==> inputs of run H <==
Design conv_mac_unit, start of the top module:
module conv_mac_unit (
	input wire aclk,
	input wire aresetn,
	input wire aclken,
	input wire[1:0] calfmt,
	input wire[8*16-1:0] mac_in_ftm,
	input wire[8*16-1:0] mac_in_wgt,
	input wire mac_in_ftm_masked,
	input wire[1:0] mac_in_info_along,
	input wire mac_in_valid,
	output wire[7:0] mac_out_exp,
	output wire[39:0] mac_out_frac,
	output wire[1:0] mac_out_info_along,
	output wire mac_out_valid
);
Settings: LEC_CHECK=0, CAP_MARGIN=15, CORE_MARGIN=6, CORE_UTILIZATION=63, GPL_ROUTABILITY_DRIVEN=1, HOLD_SLACK_MARGIN=0.17, MAX_ROUTING_LAYER=met4, PLACE_DENSITY_LB_ADDON=0.2, SLEW_MARGIN=20; clock period 12.3 ns.
run.sh (not shown) runs the stock make flow with config.mk's settings and CLKGATE_MAP_FILE=.
==> run B: changes against run H <==
Settings changed: CAP_MARGIN 15 to 20, CORE_MARGIN 6 to 2, CORE_UTILIZATION 63 to 72, GPL_ROUTABILITY_DRIVEN 1 to not set, HOLD_SLACK_MARGIN 0.17 to not set, PLACE_DENSITY set to 0.78, PLACE_DENSITY_LB_ADDON 0.2 to not set, SETUP_SLACK_MARGIN set to 1.09.
==> flow/constraint.sdc (replaced) <==
create_clock -name core_clock -period 7.0 [get_ports {aclk}]
set_input_delay 1.4000 -clock core_clock [delete_from_list [all_inputs] [get_ports {aclk}]]
set_output_delay 1.4000 -clock core_clock [all_outputs]
set_load 0.01 [all_outputs]
==> run X: changes against run H <==
Settings changed: CAP_MARGIN 15 to 20, CORE_MARGIN 6 to 2, CORE_UTILIZATION 63 to 23, GPL_ROUTABILITY_DRIVEN 1 to not set, HOLD_SLACK_MARGIN 0.17 to not set, MAX_ROUTING_LAYER met4 to not set, PLACE_DENSITY_LB_ADDON 0.2 to not set.
==> flow/constraint.sdc (replaced) <==
create_clock -name core_clock -period 10.7 [get_ports {aclk}]
set_input_delay 2.1400 -clock core_clock [delete_from_list [all_inputs] [get_ports {aclk}]]
set_output_delay 2.1400 -clock core_clock [all_outputs]
set_load 0.01 [all_outputs]
==> comparison <==
Run B stopped in global routing, error ODB-0269. Run H finished clean. Run X went through all stages and came out clean.
Against run X, the clock skew of run H is lower by 68 ps.
Between run H and run X, the lower sequential share of layout area is in run X (gap 1.0 points).
Against run X, the register-to-register slack of run H is better by 1400 ps.
In run H the via count is larger than in run X, by 1.5%.
Critical path depth is the same in run X and run H.
==> figures <==
| metric | run B | run H | run X |
|---|---|---|---|
| Run status | stopped before the end | complete, no violations | complete, no violations |
| Last stage reached | global routing | - | - |
| Pins Over Slew Limit | - | 0 | 0 |
| Hold Fails Final Rpt | - | 0 | 0 |
| CTS tree | - | yes | yes |
| Number of buffer and inverter stages on the critical path | - | 3 | 3 |
| Comb gate area | - | 102900 um2 | 102900 um2 |
| Final Cell Area | - | 167700 um2 | 175000 um2 |
| Multi-input combinational area share | - | 61.35% | 58.78% |
| Num CTS Buffers | 161 | 166 | 172 |
| Number of iterations in the first detailed-routing pass | - | 6 | 6 |
| Worst setup margin | - | 4808 ps | 3251 ps |
| Number of OpenROAD warnings | - | 51 | 63 |

========
==> job 4925 <==
Starting RTL as in the previous note.
make LEC_CHECK=0 ABC_AREA=1 CAP_MARGIN=20 CORE_ASPECT_RATIO=0.72 CORE_MARGIN=2 CORE_UTILIZATION=40 SLEW_MARGIN=0 finish   # period 7.0 ns
==> job 5809: changes against job 4925 <==
- ABC_AREA: 1 -> default
- CORE_ASPECT_RATIO: 0.72 -> default
- CORE_UTILIZATION: 40 -> 67
- SLEW_MARGIN: 0 -> 20
==> flow/constraint.sdc (replaced) <==
create_clock -name core_clock -period 4.71 [get_ports {aclk}]
set_input_delay 0.9420 -clock core_clock [delete_from_list [all_inputs] [get_ports {aclk}]]
set_output_delay 0.9420 -clock core_clock [all_outputs]
set_load 0.01 [all_outputs]
==> results <==
| item | job 5809 | job 4925 |
|---|---|---|
| Die outline width | 487.2 um | 757.7 um |
| Seq share, synth | 26.66% | 25.49% |
| Number of non-clock inverters | 2565 | 4668 |
| Non-clock buffers, area share | 11.47% | 2.429% |
| Multi-input combinational cell count | 11419 | 12821 |
| Std cell rows | 177 | 199 |
| Buffer count from post-CTS setup fixing | 231 | 0 |
| Post-placement worst setup slack | -1.907 ns | 0.4662 ns |
| Final instance area | 190500 sq um | 177300 sq um |
| Non-clock buffer count in the final layout | 2528 | 449 |
| Maximum number of pins on one net before global-route repair | 95 | 123 |
| Status | complete, but fails checks | finished clean |
| Layout check failures | setup timing | - |
| Setup skew after layout | 0.03624 ns | 0.05136 ns |
| Peak per-stage delay on the critical path | 0.64 ns | 0.89 ns |
| Maximum fanout along the worst path | 4 | 16 |
| Wl on met1 | 180.3 mm | 233.0 mm |
| Aggregate routed wire length | 519.7 mm | 485.6 mm |
| Post-Syn Area per Cell | 9.774 sq um | 8.347 sq um |
| Chip area | 237300 sq um | 414200 sq um |
| Tally of OpenROAD warnings | 32 | 37 |
